// archon_top
module archon_top (
    input wire clk,
    input wire reset,  
    input wire [15:0] external_entropy_in,  
    input wire [7:0] analog_entropy_raw,    
    input wire [1:0] ml_predicted_action,  
    input wire ml_risk_flag_top,           
    input wire manual_lock_top,            
    input wire analog_lock_override,
    input wire analog_flush_override,
    input wire quantum_override_signal,  
    input wire [1:0] mission_profile,          
    input wire override_authentication_valid,  
    input wire [7:0] entropy_threshold_fsm,    
    output wire [3:0] cpu_debug_pc,
    output wire [15:0] cpu_debug_instr,
    output wire cpu_debug_stall,
    output wire cpu_debug_flush,
    output wire cpu_debug_lock,
    output wire [7:0] cpu_debug_fsm_entropy_log,
    output wire [2:0] cpu_debug_fsm_instr_type_log,
    output wire cpu_debug_hazard_flag,
    output wire [1:0] cpu_debug_fsm_state,
    output wire cpu_debug_shock_detected,
    output wire [1:0] cpu_debug_classified_entropy,
    output wire system_enable_fire_pulse  
);
For scale: ~2800 cells after synthesis, about 85 I/O pins.
Settings: LEC_CHECK=0, ABC_AREA=0, CAP_MARGIN=40, CELL_PAD_IN_SITES_GLOBAL_PLACEMENT=1, CORE_MARGIN=10, CORE_UTILIZATION=41, CTS_CLUSTER_DIAMETER=382, GPL_TIMING_DRIVEN=1, HOLD_SLACK_MARGIN=-0.04, MAX_ROUTING_LAYER=met4, SETUP_SLACK_MARGIN=-1.98, SLEW_MARGIN=20, TNS_END_PERCENT=20; clock period 25.1 ns.
run.sh (not shown) runs the stock make flow with config.mk's settings and CLKGATE_MAP_FILE=.
The baseline completed without violations.
==> next run, changes <==
ABC_AREA = unset   (was 0)
CAP_MARGIN = 20   (was 40)
CELL_PAD_IN_SITES_GLOBAL_PLACEMENT = unset   (was 1)
CORE_MARGIN = 2   (was 10)
CORE_UTILIZATION = 52   (was 41)
CTS_CLUSTER_DIAMETER = unset   (was 382)
GPL_TIMING_DRIVEN = unset   (was 1)
HOLD_SLACK_MARGIN = unset   (was -0.04)
MAX_ROUTING_LAYER = unset   (was met4)
SETUP_SLACK_MARGIN = unset   (was -1.98)
TNS_END_PERCENT = unset   (was 20)
clock period = 10.1 ns   (was 25.1 ns; I/O delays follow)
Result:
- Now the flow completed, yet does not pass: negative setup slack
- via count increases by about 2.5%
- clock-buffer cell count decreases by 1
- area after synthesis does not change
- cell area increases by about 1.3%
- critical path depth increases by 2
==> next run, changes <==
ABC_AREA = 1   (was unset)
CORE_UTILIZATION = 72   (was 52)
clock period = 23.9 ns   (was 10.1 ns; I/O delays follow)
What happened:
- The new run ran to the end with no violations
- critical path depth grows by 11
- wire length went down by 7.0%
- cell count increases by 2.7%
- register-to-register slack improves by 13 ns
- die size goes down by 32%
==> next run, changes <==
CAP_MARGIN = 15   (was 20)
CTS_CLUSTER_SIZE = 100   (was unset)
clock period = 9.88 ns   (was 23.9 ns; I/O delays follow)
=> This time the run finished with negative setup slack left. Setup slack is worse by 5.9 ns. Design area went up by about 3%. Routed wire length increases by about 5%. Non-clock buffer count rises by 77. First-iteration DRC count came out higher by 15%. Utilization climbs by 2.5 points. Die size does not change. Global-route usage grows by 0.96 points.
==> next run, changes <==
ABC_AREA = unset   (was 1)
CAP_MARGIN = 20   (was 15)
CORE_UTILIZATION = 66   (was 72)
CTS_CLUSTER_SIZE = unset   (was 100)
clock period = 13.0 ns   (was 9.88 ns; I/O delays follow)
After rerunning:
- The changed run finished clean
- non-clock buffer count went down by 24
- worst setup slack improved by 0.99 ns
- sequential share of layout area drops by 1.2 points
- critical path depth shrinks by 5
- via count goes down by a few percent
- register-to-register slack gets better by 2.6 ns
- area after synthesis rose by a few percent


Setup of run 1:
archon_top again, from the RTL that the note above started with.
Settings: LEC_CHECK=0, CAP_MARGIN=5, CORE_MARGIN=2, CORE_UTILIZATION=70, SETUP_SLACK_MARGIN=1.5, SLEW_MARGIN=20; clock period 6.22 ns.
Although run 1 finished all stages, its layout failed final checks on negative setup slack.
Relative to run 1, the following input files were edited for run 2:
- a change of CORE_UTILIZATION from 70 to 72
- a change of CAP_MARGIN from 5 to 15
- a deleted SETUP_SLACK_MARGIN that had been 1.5
- a change of the clock period (ns, I/O delays scaled along) from 6.22 to 11.0
## What came out
Nothing crashed in run 2 and all stages finished; the problem is that the final layout failed, the offending checks being negative setup slack. Pin count of the biggest net entering global routing sits higher in run 2 than in run 1. Worst setup timing slack at the placement stage (run 2 over run 1): increase, 2.81 ns. Min post-CTS setup buffer count across run 2 and run 1: run 2. In the tables for run 2 and run 1, normalized max-slew margin reads lower with run 1. Of the two values seen for critical path launch point, ml_predicted_action[1] was produced by run 2 and ml_predicted_action[0] by run 1. [run 2 vs run 1] met2 global-route usage: lower in run 2. Between run 2 and run 1, post-detailed-routing wire length is higher for run 1, run 2 comes in under that. Global-route usage in run 2 vs run 1: down 1.1 points.
Edits applied to the flow inputs when going from run 2 to run 3:
- swapping 15 for 20 in CAP_MARGIN
- putting CTS_CLUSTER_SIZE at 13 where nothing was set
- putting SETUP_SLACK_MARGIN at 0.94 where nothing was set
- swapping 11.0 for 6.22 in the clock period (ns, I/O delays scaled along)
==> comparison <==
Layout checks on run 3: not met. Flow itself completed; violations: negative setup slack.
Compared with run 2, run 3 shows a lower final total negative setup slack.
On critical path depth, the higher figure sits with run 3, not run 2.
[run 3 vs run 2] routed wire length: higher in run 3
Count of clock-buffer cells in the layout (higher): run 3
Setup changes, run 3 to run 4
- SETUP_SLACK_MARGIN no longer set, was 0.94
- CTS_CLUSTER_SIZE no longer set, was 13
- CORE_UTILIZATION now 40, was 72
- the clock period (ns, I/O delays scaled along) now 17.8, was 6.22
[summary]
Cell depth of the worst flop-to-flop path down 6 in run 4 wrt run 3
Delta (run 4 minus run 3): met3 track demand over resource shrank by 3.2 points; peak per-stage delay on the critical path grew by 0.03 ns; weighted congestion at the end of routability-driven global placement shrank by 0.069.
Run 4: buffering overhead is 5.3 points lower than what run 3 reported.
The global-route wire length before repair in run 4 is 0.934 times that in run 3.
Run 4 completed every stage of the flow, and the final layout passed the timing, DRC and antenna checks.
Compared run 4 vs run 3, and total buffers and inverters traversed by the critical path is down in run 4.
From run 3 to run 4 the numbers moved as follows: worst hold path stage count did not really move; tap cell instance count went up.
